## zinc
Design bicubic, start of the top module:
module bicubic(clk, rst, act, in, out_0, out_1, out_2, out_3);
export LEC_CHECK = 0
export ABC_AREA = 1
export CAP_MARGIN = 20
export CORE_MARGIN = 2
export CORE_UTILIZATION = 72
export CTS_CLUSTER_DIAMETER = 395
export CTS_CLUSTER_SIZE = 10
export SETUP_SLACK_MARGIN = 0.75
export SLEW_MARGIN = 20
export TNS_END_PERCENT = 5
create_clock -name core_clock -period 2.58 [get_ports {clk}]
run.sh (not shown) runs the stock make flow with config.mk's settings and CLKGATE_MAP_FILE=.
Run status, zinc: aborted in clock tree synthesis (4_1_cts), error DPL-0033
[inputs] ember vs zinc
Settings: CTS_CLUSTER_SIZE now 74, was 10; CAP_MARGIN now 10, was 20; SETUP_SLACK_MARGIN no longer set, was 0.75; TNS_END_PERCENT no longer set, was 5; CTS_CLUSTER_DIAMETER no longer set, was 395; the clock period (ns, I/O delays scaled along) now 4.59, was 2.58.
Results
Each of ember and zinc falls short of a clean finish. Seen in the log of ember: GRT-0232 during global routing (5_1_grt), after which the run never completed. Flow for zinc halted at clock tree synthesis (4_1_cts), error code DPL-0033. Reported for ember and zinc, number of distinct library cells after synthesis turned out identical to the last digit. Relative to zinc, the HPWL after detailed placement measured on ember has decreased by more than 10%. Compared to zinc, ember has worst setup slack before clock tree synthesis 2.00 ns higher.
Here is what was changed in the inputs of quartz compared with ember.
Settings: GPL_ROUTABILITY_DRIVEN newly set to 0; CORE_UTILIZATION changed from 72 to 59; ABC_AREA removed (was 1); CTS_CLUSTER_SIZE removed (was 74); the clock period (ns, I/O delays scaled along) changed from 4.59 to 10.0.
## What came out
The flow did not stop early for quartz: all stages ran, and the layout cleared the timing, design-rule and antenna checks. quartz: fraction of the core area occupied by cells at floorplan lower than ember. Summed standard-cell area reported by yosys: quartz and ember compared, higher one is ember. The run showing the smaller mean instance size in the synthesized netlist is ember. Relative to ember, synthesized cell count has decreased by about 17% in quartz. Between quartz and ember, the number of gates resized after CTS is higher for ember. On mapped cell area, quartz does better than ember. Going from ember to quartz, sequential share of the synthesized area grows by 1.8 points. Synthesized-area fraction occupied by adder cells in quartz is 0.95 points higher than in ember.
What yarrow does differently from quartz at the input level:
Settings: clearing GPL_ROUTABILITY_DRIVEN, which used to be 0; swapping 59 for 72 in CORE_UTILIZATION; swapping 10.0 for 5.31 in the clock period (ns, I/O delays scaled along).
[summary]
- Status yarrow: flow complete, layout not clean - negative setup slack
- quartz completed end to end with timing, DRC and antenna clean.
- Looking at quartz and yarrow, the hold slack is a wash.
- Number of standard cells in the layout, taps in and fillers out for yarrow: 279 up relative to quartz
- Compare quartz and yarrow | pre-CTS worst setup slack lower: yarrow
- yarrow ended with less tally of clock buffers in the finished layout than quartz.
- Compared to quartz, yarrow has via count 4727 higher.
- The run showing the smaller final critical path time including I/O delays and setup is yarrow.
- yarrow: share of cell area taken by flip-flops and latches is 3.1 points lower than what quartz reported.
- Fraction of met2 tracks used by global routing ended up 17 points higher on yarrow than on quartz.

========
Starting RTL as in the previous note.
clock: 10.0 ns
lec_check: 0
cap_margin: 10
cell_pad_in_sites_detail_placement: 1
cell_pad_in_sites_global_placement: 2
core_aspect_ratio: 1.27
core_margin: 2
core_utilization: 59
cts_cluster_size: 21
gpl_routability_driven: 0
gpl_timing_driven: 0
max_routing_layer: met5
setup_slack_margin: 0.5
slew_margin: 20
Edit:
==> flow/config.mk (replaced) <==
export PLATFORM = sky130hd
export DESIGN_NAME = bicubic
export DESIGN_NICKNAME = bicubic
export VERILOG_FILES = /design/flow/design.v
export SDC_FILE = /design/flow/constraint.sdc
export NUM_CORES = 4
export LEC_CHECK = 0
export CAP_MARGIN = 20
export CORE_MARGIN = 2
export CORE_UTILIZATION = 40
export SLEW_MARGIN = 20
Wire length went down by 27%.
Worst setup slack gains 2.0 ns.
Design area came out higher by 0.71%.
Synthesized area is unchanged.
Non-clock buffer count shrinks by 88.
Sequential share of layout area goes down by 0.27 points.
Clock skew grows by 0.038 ns.
Edit:
--- a/flow/config.mk
+++ b/flow/config.mk
@@ -8,4 +8,14 @@
-export CAP_MARGIN = 20
-export CORE_MARGIN = 2
-export CORE_UTILIZATION = 40
-export SLEW_MARGIN = 20
+export ABC_AREA = 1
+export CAP_MARGIN = 10
+export CELL_PAD_IN_SITES_DETAIL_PLACEMENT = 1
+export CELL_PAD_IN_SITES_GLOBAL_PLACEMENT = 2
+export CORE_ASPECT_RATIO = 1.27
+export CORE_MARGIN = 9
+export CORE_UTILIZATION = 59
+export CTS_CLUSTER_SIZE = 21
+export GPL_ROUTABILITY_DRIVEN = 1
+export GPL_TIMING_DRIVEN = 0
+export MAX_ROUTING_LAYER = met4
+export MIN_ROUTING_LAYER = met2
+export SETUP_SLACK_MARGIN = 0.5
+export SLEW_MARGIN = 5
The new run stopped in global placement on GPL-0301.
Synthesized area goes up by 4.2%.
Synthesized cell count came out higher by 20%.
Die area decreases by 22%.
Edit:
==> flow/config.mk (replaced) <==
export PLATFORM = sky130hd
export DESIGN_NAME = bicubic
export DESIGN_NICKNAME = bicubic
export VERILOG_FILES = /design/flow/design.v
export SDC_FILE = /design/flow/constraint.sdc
export NUM_CORES = 4
export LEC_CHECK = 0
export CAP_MARGIN = 20
export CELL_PAD_IN_SITES_DETAIL_PLACEMENT = 1
export CORE_MARGIN = 2
export CORE_UTILIZATION = 48
export GPL_TIMING_DRIVEN = 0
export PLACE_DENSITY_LB_ADDON = 0.16
export SLEW_MARGIN = 35
==> flow/constraint.sdc (replaced) <==
create_clock -name core_clock -period 6.48 [get_ports {clk}]
set_input_delay 1.2960 -clock core_clock [delete_from_list [all_inputs] [get_ports {clk}]]
set_output_delay 1.2960 -clock core_clock [all_outputs]
set_load 0.01 [all_outputs]
The changed run completed without violations.
Die size came out higher by 7.4%.
Synthesized area is lower by 4.1%.
Synthesized cell count drops by 17%.

========
Setup of try-maple:
bicubic again, from the RTL that the note above started with.
// bicubic
module bicubic(clk, rst, act, in, out_0, out_1, out_2, out_3);
clock: 4.46 ns
lec_check: 0
cap_margin: 20
cell_pad_in_sites_detail_placement: 0
cell_pad_in_sites_global_placement: 0
core_aspect_ratio: 0.72
core_margin: 2
core_utilization: 72
cts_cluster_size: 40
max_routing_layer: met4
place_density_lb_addon: 0.0
setup_slack_margin: -0.42
slew_margin: 20
tns_end_percent: 15
try-maple completed end to end; final checks failed (capacitance limit, slew limit, setup timing).
Input-level comparison between try-delta and try-maple:
--- a/flow/config.mk
+++ b/flow/config.mk
@@ -9,11 +9,11 @@
 export CELL_PAD_IN_SITES_DETAIL_PLACEMENT = 0
 export CELL_PAD_IN_SITES_GLOBAL_PLACEMENT = 0
-export CORE_ASPECT_RATIO = 0.72
+export CORE_ASPECT_RATIO = 1.57
 export CORE_MARGIN = 2
 export CORE_UTILIZATION = 72
-export CTS_CLUSTER_SIZE = 40
+export CTS_CLUSTER_SIZE = 80
 export MAX_ROUTING_LAYER = met4
-export PLACE_DENSITY_LB_ADDON = 0.0
-export SETUP_SLACK_MARGIN = -0.42
+export PLACE_DENSITY_LB_ADDON = 0.03
+export SETUP_SLACK_MARGIN = 1.92
 export SLEW_MARGIN = 20
 export TNS_END_PERCENT = 15
==> flow/constraint.sdc <==
create_clock -name core_clock -period 6.55 [get_ports {clk}]
set_input_delay 1.3100 -clock core_clock [delete_from_list [all_inputs] [get_ports {clk}]]
set_output_delay 1.3100 -clock core_clock [all_outputs]
set_load 0.01 [all_outputs]
--- outcome ---
- try-delta completed; timing, DRC and antenna clean
- Compared with try-maple, worst-case reg-to-reg path depth in try-delta decreased by more than 10%.
- Diff try-maple -> try-delta: number of global-route vias before repair dropped 6.6%, post-layout minimum cycle time went down, routed length per instance decreased by 12% relative to the old numbers.
Changes in try-sierra relative to try-delta:
--- a/flow/config.mk
+++ b/flow/config.mk
@@ -9,11 +9,10 @@
 export CELL_PAD_IN_SITES_DETAIL_PLACEMENT = 0
 export CELL_PAD_IN_SITES_GLOBAL_PLACEMENT = 0
-export CORE_ASPECT_RATIO = 1.57
+export CORE_ASPECT_RATIO = 0.72
 export CORE_MARGIN = 2
 export CORE_UTILIZATION = 72
-export CTS_CLUSTER_SIZE = 80
+export CTS_CLUSTER_SIZE = 42
 export MAX_ROUTING_LAYER = met4
-export PLACE_DENSITY_LB_ADDON = 0.03
-export SETUP_SLACK_MARGIN = 1.92
+export SETUP_SLACK_MARGIN = 3.26
 export SLEW_MARGIN = 20
 export TNS_END_PERCENT = 15
==> flow/constraint.sdc <==
create_clock -name core_clock -period 10.2 [get_ports {clk}]
set_input_delay 2.0400 -clock core_clock [delete_from_list [all_inputs] [get_ports {clk}]]
set_output_delay 2.0400 -clock core_clock [all_outputs]
set_load 0.01 [all_outputs]
### Flow results
Against try-delta, wire length of the first global-routing pass in try-sierra fell by a few percent.
Relative to try-delta, hold slack has decreased by 0.027 ns in try-sierra.
Area: try-sierra vs try-delta -> try-sierra smaller
try-sierra ended up with out_2[7] as its capture point of the worst path; try-delta ended up with y3.temp_2[21]$_DFF_P_.
Diff try-sierra..try-delta | share of the core filled by cells before placement | negligible
try-sierra ends up with a x dimension of the die that is about 47% higher than in try-delta.
Taking try-delta as the reference point, the setup fix buffers added after clock tree synthesis of try-sierra falls by 126.
Comparing try-delta and try-sierra, the lower area growth from synthesis to layout is on try-sierra.
Looking at most heavily used metal layer in global routing, the met1 result is from try-sierra; the met2 one comes from try-delta.

========
bicubic again, from the RTL that the note above started with.
Settings: LEC_CHECK=0, CAP_MARGIN=20, CELL_PAD_IN_SITES_DETAIL_PLACEMENT=1, CELL_PAD_IN_SITES_GLOBAL_PLACEMENT=2, CORE_ASPECT_RATIO=0.72, CORE_MARGIN=2, CORE_UTILIZATION=40, CTS_CLUSTER_SIZE=80, MAX_ROUTING_LAYER=met4, SETUP_SLACK_MARGIN=3.26, SLEW_MARGIN=20, TNS_END_PERCENT=15; clock period 11.9 ns.
Rerun with:
==> flow/config.mk (replaced) <==
export PLATFORM = sky130hd
export DESIGN_NAME = bicubic
export DESIGN_NICKNAME = bicubic
export VERILOG_FILES = /design/flow/design.v
export SDC_FILE = /design/flow/constraint.sdc
export NUM_CORES = 4
export LEC_CHECK = 0
export CAP_MARGIN = 20
export CELL_PAD_IN_SITES_DETAIL_PLACEMENT = 0
export CELL_PAD_IN_SITES_GLOBAL_PLACEMENT = 0
export CORE_ASPECT_RATIO = 0.72
export CORE_MARGIN = 2
export CORE_UTILIZATION = 72
export CTS_CLUSTER_SIZE = 80
export MAX_ROUTING_LAYER = met4
export PLACE_DENSITY_LB_ADDON = 0.0
export SETUP_SLACK_MARGIN = 1.92
export SLEW_MARGIN = 20
export TNS_END_PERCENT = 15
==> flow/constraint.sdc (replaced) <==
create_clock -name core_clock -period 6.55 [get_ports {clk}]
set_input_delay 1.3100 -clock core_clock [delete_from_list [all_inputs] [get_ports {clk}]]
set_output_delay 1.3100 -clock core_clock [all_outputs]
set_load 0.01 [all_outputs]
What happened:
- register-to-register slack got worse by 3700 ps
- non-clock buffer count climbs by 266
- wire length drops by 3.3%
- core utilization climbs by 41 points
- via count climbs by 13%
- die size drops by 44%
Rerun with:
--- a/flow/config.mk
+++ b/flow/config.mk
@@ -11,9 +11,8 @@
 export CORE_ASPECT_RATIO = 0.72
 export CORE_MARGIN = 2
-export CORE_UTILIZATION = 72
+export CORE_UTILIZATION = 60
 export CTS_CLUSTER_SIZE = 80
 export MAX_ROUTING_LAYER = met4
-export PLACE_DENSITY_LB_ADDON = 0.0
-export SETUP_SLACK_MARGIN = 1.92
+export SETUP_SLACK_MARGIN = 2.55
 export SLEW_MARGIN = 20
 export TNS_END_PERCENT = 15
==> flow/constraint.sdc (replaced) <==
create_clock -name core_clock -period 8.85 [get_ports {clk}]
set_input_delay 1.7700 -clock core_clock [delete_from_list [all_inputs] [get_ports {clk}]]
set_output_delay 1.7700 -clock core_clock [all_outputs]
set_load 0.01 [all_outputs]
Cell area drops by 6.5%.
Utilization is lower by 19 points.
Worst hold slack is better by 14 ps.

========
Starting RTL as in the previous note.
export LEC_CHECK = 0
export CAP_MARGIN = 20
export CELL_PAD_IN_SITES_DETAIL_PLACEMENT = 2
export CELL_PAD_IN_SITES_GLOBAL_PLACEMENT = 1
export CORE_MARGIN = 2
export CORE_UTILIZATION = 43
export CTS_CLUSTER_DIAMETER = 175
export CTS_CLUSTER_SIZE = 19
export SLEW_MARGIN = 20
create_clock -name core_clock -period 8.31 [get_ports {clk}]
Rerun with:
- CELL_PAD_IN_SITES_DETAIL_PLACEMENT: 2 -> unset
- CELL_PAD_IN_SITES_GLOBAL_PLACEMENT: 1 -> unset
- CORE_UTILIZATION: 43 -> 40
- CTS_CLUSTER_DIAMETER: 175 -> unset
- CTS_CLUSTER_SIZE: 19 -> unset
- clock period: 8.31 -> 7.29 ns (I/O delays scaled with it)
Effect:
- worst hold slack gets better by 8.5 ps
- wire length fell by about a fifth
- final area came out higher by a few percent
- clock skew came out higher by 32 ps
- final cell count climbs by a few percent
- via count drops by a few percent
- non-clock buffer count goes up by 4
- flip-flop count is unchanged
- area after synthesis is unchanged
Rerun with:
- ABC_AREA: unset -> 1
- CORE_UTILIZATION: 40 -> 72
- PLACE_DENSITY: unset -> 0.38
- SETUP_SLACK_MARGIN: unset -> 0.98
- TNS_END_PERCENT: unset -> 5
- clock period: 7.29 -> 5.28 ns (I/O delays scaled with it)
Utilization climbs by 41 points. Wire length climbs by 29%. Synthesized cell count climbs by 20%. Sequential share of layout area drops by 3.8 points. Final cell count climbs by 8.3%.
Rerun with:
- CTS_CLUSTER_DIAMETER: unset -> 395
- CTS_CLUSTER_SIZE: unset -> 94
- PLACE_DENSITY: 0.38 -> unset
- SETUP_SLACK_MARGIN: 0.98 -> 0.42
- clock period: 5.28 -> 2.5 ns (I/O delays scaled with it)
Result: This time the run never finished: it broke off in 5_1_grt (GRT-0116); die size is unchanged; synthesized area stays the same; synthesized cell count does not change.

========
## job 8082
Starting RTL as in the previous note.
clock: 10.2 ns
lec_check: 0
cap_margin: 20
cell_pad_in_sites_detail_placement: 0
cell_pad_in_sites_global_placement: 0
core_aspect_ratio: 0.72
core_margin: 2
core_utilization: 69
cts_cluster_size: 40
max_routing_layer: met4
setup_slack_margin: 3.26
slew_margin: 20
tns_end_percent: 15
Per the final summary, job 8082 finished and its layout is clean on timing, DRC and antenna.
The following lists how job 5231 was set up differently from job 8082:
- CTS_CLUSTER_SIZE: 40 -> 80
- PLACE_DENSITY_LB_ADDON: unset -> 0.02
- CORE_UTILIZATION: 69 -> 72
- ABC_AREA: unset -> 1
- SETUP_SLACK_MARGIN: 3.26 -> -0.05
- the clock period (ns, I/O delays scaled along): 10.2 -> 5.19
Findings:
[job 5231] flow finished | final checks: failed | reasons: setup timing
Job 8082 has lower met3 usage than job 5231.
Taking job 8082 as the reference, in job 5231 hold slack has remained practically unchanged, worst-path maximum fanout climbed 4, global route total overflow neither gained nor lost much, number of nets produced by synthesis rose 898, total wirelength of the detailed-routed design shows an increase of about 30%.
Summary of the comparison: slack of the worst reg-to-reg path is lower in job 5231, relative to job 8082.
For job 1721, these inputs were changed with respect to job 5231:
- PLACE_DENSITY_LB_ADDON removed (was 0.02)
- CORE_UTILIZATION changed from 72 to 65
- SETUP_SLACK_MARGIN changed from -0.05 to 2.96
- ABC_AREA removed (was 1)
- the clock period (ns, I/O delays scaled along) changed from 5.19 to 10.2
Findings:
Final checks on job 5231, whose flow otherwise completed, came back failing, citing setup timing.
Job 1721 reached the final stage; the timing, design-rule and antenna checks on its layout passed.
Job 5231 -> job 1721: total DRC errors in the routed layout flat
Final cell area excluding filler cells (job 1721 vs. job 5231) decreases by a little under 10%
Of job 1721 and job 5231, the run reporting the lower post-synthesis to final-layout area growth was job 1721.
Between job 1721 and job 5231, the worst max-slew margin expressed relative to the limit is higher for job 1721.
Taking job 5231 as 1.0, job 1721 lands at 0.63 on first-iteration DRC count.
Per the comparison of job 1721 with job 5231, total routing resource utilization after global routing down 12 points; cell total after placement -1118.
Edits applied to the flow inputs when going from job 1721 to job 1568:
- MAX_ROUTING_LAYER no longer set, was met4
- SETUP_SLACK_MARGIN no longer set, was 2.96
- CELL_PAD_IN_SITES_GLOBAL_PLACEMENT no longer set, was 0
- CELL_PAD_IN_SITES_DETAIL_PLACEMENT no longer set, was 0
- CORE_UTILIZATION now 40, was 65
- CORE_ASPECT_RATIO no longer set, was 0.72
- TNS_END_PERCENT no longer set, was 15
- CTS_CLUSTER_SIZE no longer set, was 80
- the clock period (ns, I/O delays scaled along) now 5.4, was 10.2
==> results <==
Completing all stages was not enough for job 1568: its layout failed the final checks because of setup timing. Clock-buffer cell count (job 1568 vs. job 1721) increases by a few percent. For post-route cell area, dividing the value from job 1568 by the value from job 1721 gives 1.12. Job 1568 vs. job 1721: clock latency reported for the late side of the worst-skew pair up 70 ps; count of vias placed by the detailed router up about 3.3%. Routed wire in job 1568 totals more than in job 1721. In the flow results for job 1721 and job 1568, the met2 track demand over resource is larger on job 1721. Compared to job 1721, job 1568 has violation tally from detailed-route iteration zero 37% lower. When job 1568 is measured against job 1721, its via count of the first global-routing pass turns out 2759 higher.
> inputs changed (job 1568 -> job 3066)
- setting CELL_PAD_IN_SITES_GLOBAL_PLACEMENT to 1 for the first time
- setting CTS_CLUSTER_SIZE to 28 for the first time
- changing the clock period (ns, I/O delays scaled along) from 5.4 to 10.0
==> results <==
Looking at the reports, job 3066 completed the entire flow and the layout it produced met the timing, design-rule and antenna checks.
The fmax reported for job 3066 is smaller than that of job 1568 by 43 MHz.
Buffer levels on the longest clock path: job 1568 vs job 3066 identical
Job 3066 against job 1568: non-clock buffer instance count of the final layout -84%; global-route met3 utilization -0.19 points; final-layout worst hold slack ~0 delta.
Post-route standard cell area excluding fillers, job 3066 and job 1568: larger value in job 1568
Job 3066 has layout-stage area growth over the synthesis result below what job 1568 had.
The wire length of job 1568 and that of job 3066 are within noise of each other.
